== oak ==
==> flow/design.v (excerpt) <==
module smul_q31 (
    input  logic        clk,
    input  logic        reset,
    input  logic        go,
    input  logic [31:0] left,
    input  logic [31:0] right,
    output logic [31:0] out,
    output logic        done
);
Size: roughly 98 flip-flops, about 100 I/O pins, about 38000 um^2 of cells after synthesis.
clock: 5.67 ns
lec_check: 0
cap_margin: 15
core_aspect_ratio: 0.5
core_margin: 2
core_utilization: 72
cts_cluster_diameter: 395
cts_cluster_size: 99
setup_slack_margin: -0.19
slew_margin: 20
tns_end_percent: 15
run.sh (not shown) runs the stock make flow with config.mk's settings and CLKGATE_MAP_FILE=.
oak: all stages done; final checks FAILED (negative setup slack).
--- input diff oak..pine ---
# oak
export LEC_CHECK = 0
export CAP_MARGIN = 15
export CORE_ASPECT_RATIO = 0.5
export CORE_MARGIN = 2
export CORE_UTILIZATION = 72
export CTS_CLUSTER_DIAMETER = 395
export CTS_CLUSTER_SIZE = 99
export SETUP_SLACK_MARGIN = -0.19
export SLEW_MARGIN = 20
export TNS_END_PERCENT = 15
create_clock -name core_clock -period 5.67 [get_ports {clk}]
# pine
export LEC_CHECK = 0
export CAP_MARGIN = 20
export CORE_MARGIN = 2
export CORE_UTILIZATION = 72
export CTS_CLUSTER_DIAMETER = 372
export CTS_CLUSTER_SIZE = 99
export SLEW_MARGIN = 20
export TNS_END_PERCENT = 15
create_clock -name core_clock -period 5.67 [get_ports {clk}]
Findings:
As for a clean layout from pine and oak, there is none. To summarise pine: no stage aborted, but the layout did not pass its checks, failing on negative setup slack. Although oak finished all stages, its layout failed final checks on negative setup slack. Number of placed instances, taps included down 32 in pine wrt oak. Detailed-route wire length on metal 1 ended up about 3.3% higher on pine than on oak. Between pine and oak, via count is lower for oak, pine comes in above that. Looking at switching component of the power across both flows, pine is the weaker of the two, with oak ahead. Register cell area after layout, pine and oak: lower on pine. pine against oak; number of cells on the critical path is down by a few percent. Clock latency at the later pin of the worst-skew pair essentially unchanged between pine and oak. Length of routed met3 wiring, pine and oak: higher on pine. Setup slack in pine is smaller than in oak. Between pine and oak, it is pine whose overall power of the completed layout is higher, by about 6.4%.
Input-level comparison between birch and pine:
# pine
export LEC_CHECK = 0
export CAP_MARGIN = 20
export CORE_MARGIN = 2
export CORE_UTILIZATION = 72
export CTS_CLUSTER_DIAMETER = 372
export CTS_CLUSTER_SIZE = 99
export SLEW_MARGIN = 20
export TNS_END_PERCENT = 15
create_clock -name core_clock -period 5.67 [get_ports {clk}]
# birch
export LEC_CHECK = 0
export CAP_MARGIN = 40
export CORE_ASPECT_RATIO = 0.5
export CORE_MARGIN = 2
export CORE_UTILIZATION = 72
export CTS_CLUSTER_DIAMETER = 373
export CTS_CLUSTER_SIZE = 95
export SETUP_SLACK_MARGIN = 0.74
export SLEW_MARGIN = 20
export TNS_END_PERCENT = 10
create_clock -name core_clock -period 5.67 [get_ports {clk}]
Results
birch finished all stages; however, its layout fails the closing checks, the failures being negative setup slack.
birch ends up with a post-route standard cell area excluding fillers that is 420 um^2 lower than in pine.
Going from pine to birch, global-route wire length before repair shrinks by 6.9%.
birch against pine: detailed-routing wirelength on met1 now sits lower; horizontal die dimension increased 41%; number of buffers added for setup after CTS moved up; non-clock buffer count fell 2.8%.
Relative to birch, the following input files were edited for maple:
# birch
export LEC_CHECK = 0
export CAP_MARGIN = 40
export CORE_ASPECT_RATIO = 0.5
export CORE_MARGIN = 2
export CORE_UTILIZATION = 72
export CTS_CLUSTER_DIAMETER = 373
export CTS_CLUSTER_SIZE = 95
export SETUP_SLACK_MARGIN = 0.74
export SLEW_MARGIN = 20
export TNS_END_PERCENT = 10
create_clock -name core_clock -period 5.67 [get_ports {clk}]
# maple
export LEC_CHECK = 0
export CAP_MARGIN = 20
export CORE_MARGIN = 2
export CORE_UTILIZATION = 64
export SLEW_MARGIN = 20
create_clock -name core_clock -period 12.4 [get_ports {clk}]
Results
- The area overhead of the layout relative to synthesis of maple falls short of that of birch by 11 points.
- Switching fraction of total power ends up higher on maple.
- When maple is measured against birch, its shortest clock period the worst path allows after layout turns out 1.29 ns higher.
- When maple is measured against birch, its wire length per cell after detailed routing turns out 5.5% higher.
- Compared with birch, maple shows a lower register cell area after layout.
- In the final design statistics, maple uses fewer standard cells in total than birch.
- Route | maple vs birch | wire shorter in maple
- Every stage of the flow completed for maple, and the final layout passed the timing, design-rule and antenna checks.

run A:
The RTL this note starts from:
==> flow/design.v <==
/*verilator lint_off MULTITOP*/
module num_rpad #(
    parameter int IN_WIDTH  = 32,
    parameter int OUT_WIDTH = 32
) (
    input  logic [ IN_WIDTH-1:0] in,
    output logic [OUT_WIDTH-1:0] out
);
  localparam int EXTEND = OUT_WIDTH - IN_WIDTH;
  assign out = {in, {EXTEND{1'b0}}};
endmodule
module num_sneg #(
    parameter int WIDTH = 32
) (
    input  logic signed [WIDTH-1:0] in,
    output logic signed [WIDTH-1:0] out
);
  assign out = -in;
endmodule
module num_sabs #(
    parameter int WIDTH = 32
) (
    input  logic signed [WIDTH-1:0] in,
    output logic signed [WIDTH-1:0] out
);
  assign out = in[WIDTH-1] ? -in : in;
endmodule
module num_min #(
    parameter int WIDTH = 32
) (
    input  logic [WIDTH-1:0] left,
    input  logic [WIDTH-1:0] right,
    output logic [WIDTH-1:0] out
);
  assign out = (left < right) ? left : right;
endmodule
module num_max #(
    parameter int WIDTH = 32
) (
    input  logic [WIDTH-1:0] left,
    input  logic [WIDTH-1:0] right,
    output logic [WIDTH-1:0] out
);
  assign out = (left > right) ? left : right;
endmodule
module num_smin #(
    parameter int WIDTH = 32
) (
    input  logic signed [WIDTH-1:0] left,
    input  logic signed [WIDTH-1:0] right,
    output logic signed [WIDTH-1:0] out
);
  assign out = (left < right) ? left : right;
endmodule
module num_smax #(
    parameter int WIDTH = 32
) (
    input  logic signed [WIDTH-1:0] left,
    input  logic signed [WIDTH-1:0] right,
    output logic signed [WIDTH-1:0] out
);
  assign out = (left > right) ? left : right;
endmodule
module num_ssignbit #(
    parameter int WIDTH = 32
) (
    input logic signed [WIDTH-1:0] in,
    output logic out
);
  assign out = in[WIDTH-1];
endmodule
module num_sadd #(
    parameter int LEFT_WIDTH = 32,
    parameter int LEFT_LSB = 0,
    parameter int RIGHT_WIDTH = 32,
    parameter int RIGHT_LSB = 0,
    parameter int OUT_WIDTH = 33
) (
    input  logic signed [ LEFT_WIDTH-1:0] left,
    input  logic signed [RIGHT_WIDTH-1:0] right,
    output logic signed [  OUT_WIDTH-1:0] out
);
  logic signed [  LEFT_LSB+LEFT_WIDTH-1:0] left_aligned;
  logic signed [RIGHT_LSB+RIGHT_WIDTH-1:0] right_aligned;
  assign left_aligned = {left, {LEFT_LSB{1'b0}}};
  assign right_aligned = {right, {RIGHT_LSB{1'b0}}};
  assign out = left_aligned + right_aligned;
endmodule
module num_smul #(
    parameter int LEFT_WIDTH = 32,
    parameter int RIGHT_WIDTH = 32,
    parameter int OUT_WIDTH = 64,
    parameter int OUT_LSB = 0
) (
    input  logic signed [ LEFT_WIDTH-1:0] left,
    input  logic signed [RIGHT_WIDTH-1:0] right,
    input  logic                          go,
    input  logic                          reset,
    input  logic                          clk,
    output logic signed [  OUT_WIDTH-1:0] out,
    output logic                          done
);
  logic [1:0] done_buffer;
  assign done = done_buffer[1];
  logic signed [       LEFT_WIDTH-1:0] left_tmp;
  logic signed [      RIGHT_WIDTH-1:0] right_tmp;
  logic signed [OUT_LSB+OUT_WIDTH-1:0] out_tmp;
  assign out = out_tmp[OUT_LSB+OUT_WIDTH-1:OUT_LSB];
  always_ff @(posedge clk) begin
    if (go) begin
      done_buffer[0] <= 1;
      done_buffer[1] <= done_buffer[0];
    end else begin
      done_buffer <= 0;
    end
  end
  always_ff @(posedge clk) begin
    if (!reset && go) begin
      left_tmp  <= left;
      right_tmp <= right;
    end else begin
      left_tmp  <= 0;
      right_tmp <= 0;
    end
  end
  always_ff @(posedge clk) begin
    if (reset) begin
      out_tmp <= 0;
    end else if (go) begin
      out_tmp <= left_tmp * right_tmp;
    end else begin
      out_tmp <= out_tmp;
    end
  end
endmodule
module smul_q31 (
    input  logic        clk,
    input  logic        reset,
    input  logic        go,
    input  logic [31:0] left,
    input  logic [31:0] right,
    output logic [31:0] out,
    output logic        done
);
  num_smul #(
      .LEFT_WIDTH (32),
      .RIGHT_WIDTH(32),
      .OUT_WIDTH  (32),
      .OUT_LSB    (31)
  ) mul (
      .left (left),
      .right(right),
      .go   (go),
      .reset(reset),
      .clk  (clk),
      .out  (out),
      .done (done)
  );
endmodule
clock: 12.7 ns
lec_check: 0
abc_area: 1
cap_margin: 20
cell_pad_in_sites_detail_placement: 2
cell_pad_in_sites_global_placement: 3
core_margin: 8
core_utilization: 64
cts_cluster_size: 66
gpl_routability_driven: 0
gpl_timing_driven: 1
max_routing_layer: met4
setup_slack_margin: 1.5
slew_margin: 20
tns_end_percent: 80
Run A is listed as incomplete: the tool reported an error in global placement without I/O (3_1_place_gp_skip_io) and the run ended there.
Edits applied to the flow inputs when going from run A to run B:
Settings: CELL_PAD_IN_SITES_GLOBAL_PLACEMENT: 3 -> unset; CORE_MARGIN: 8 -> 2; CORE_UTILIZATION: 64 -> 72; PLACE_DENSITY_LB_ADDON: unset -> 0.23; TNS_END_PERCENT: 80 -> unset; SETUP_SLACK_MARGIN: 1.5 -> 1.22; GPL_TIMING_DRIVEN: 1 -> unset; GPL_ROUTABILITY_DRIVEN: 0 -> unset; CELL_PAD_IN_SITES_DETAIL_PLACEMENT: 2 -> unset; ABC_AREA: 1 -> unset; the clock period (ns, I/O delays scaled along): 12.7 -> 10.2.
Run B: no failed stages, no open violations at the end
Run A failed in global placement without I/O (3_1_place_gp_skip_io) with GPL-0301.
Re sequential-to-total area share from yosys stat: run B is 0.32 points up on run A.
Number of nets produced by synthesis (run A / run B): 1.2
In run B, the area of the synthesized netlist per yosys stat came out 2500 um^2 below the value in run A.
Comparing run A and run B, the higher die area is on run A.
On mean instance size in the synthesized netlist: between run A and run B, it ends up higher for run B.
[diff] core box area, run B relative to run A: improvement
Between run A and run B, area after synthesis is lower for run B, run A comes in above that.
Changes observed in run B relative to run A: number of cell rows now sits lower; area fraction in compound gates higher.
Inputs modified between run B and run C:
Settings: a deleted PLACE_DENSITY_LB_ADDON that had been 0.23; an added CTS_CLUSTER_DIAMETER of 173; an added ABC_AREA of 1; a change of CORE_MARGIN from 2 to 6; an added CORE_ASPECT_RATIO of 1.01; a change of CTS_CLUSTER_SIZE from 66 to 99; a deleted SETUP_SLACK_MARGIN that had been 1.22; a change of CORE_UTILIZATION from 72 to 51; an added PLACE_DENSITY of 0.75.
==> comparison <==
- Between run B and run C, the flow reports routed wire length increasing by more than 10%.
- Compared run C vs run B, and buffer-and-inverter tally for the worst setup path is up in run C.
- Re peak supply drop: run B was higher than run C.
No activity file was given, so power comes from the tool's default toggle rates.
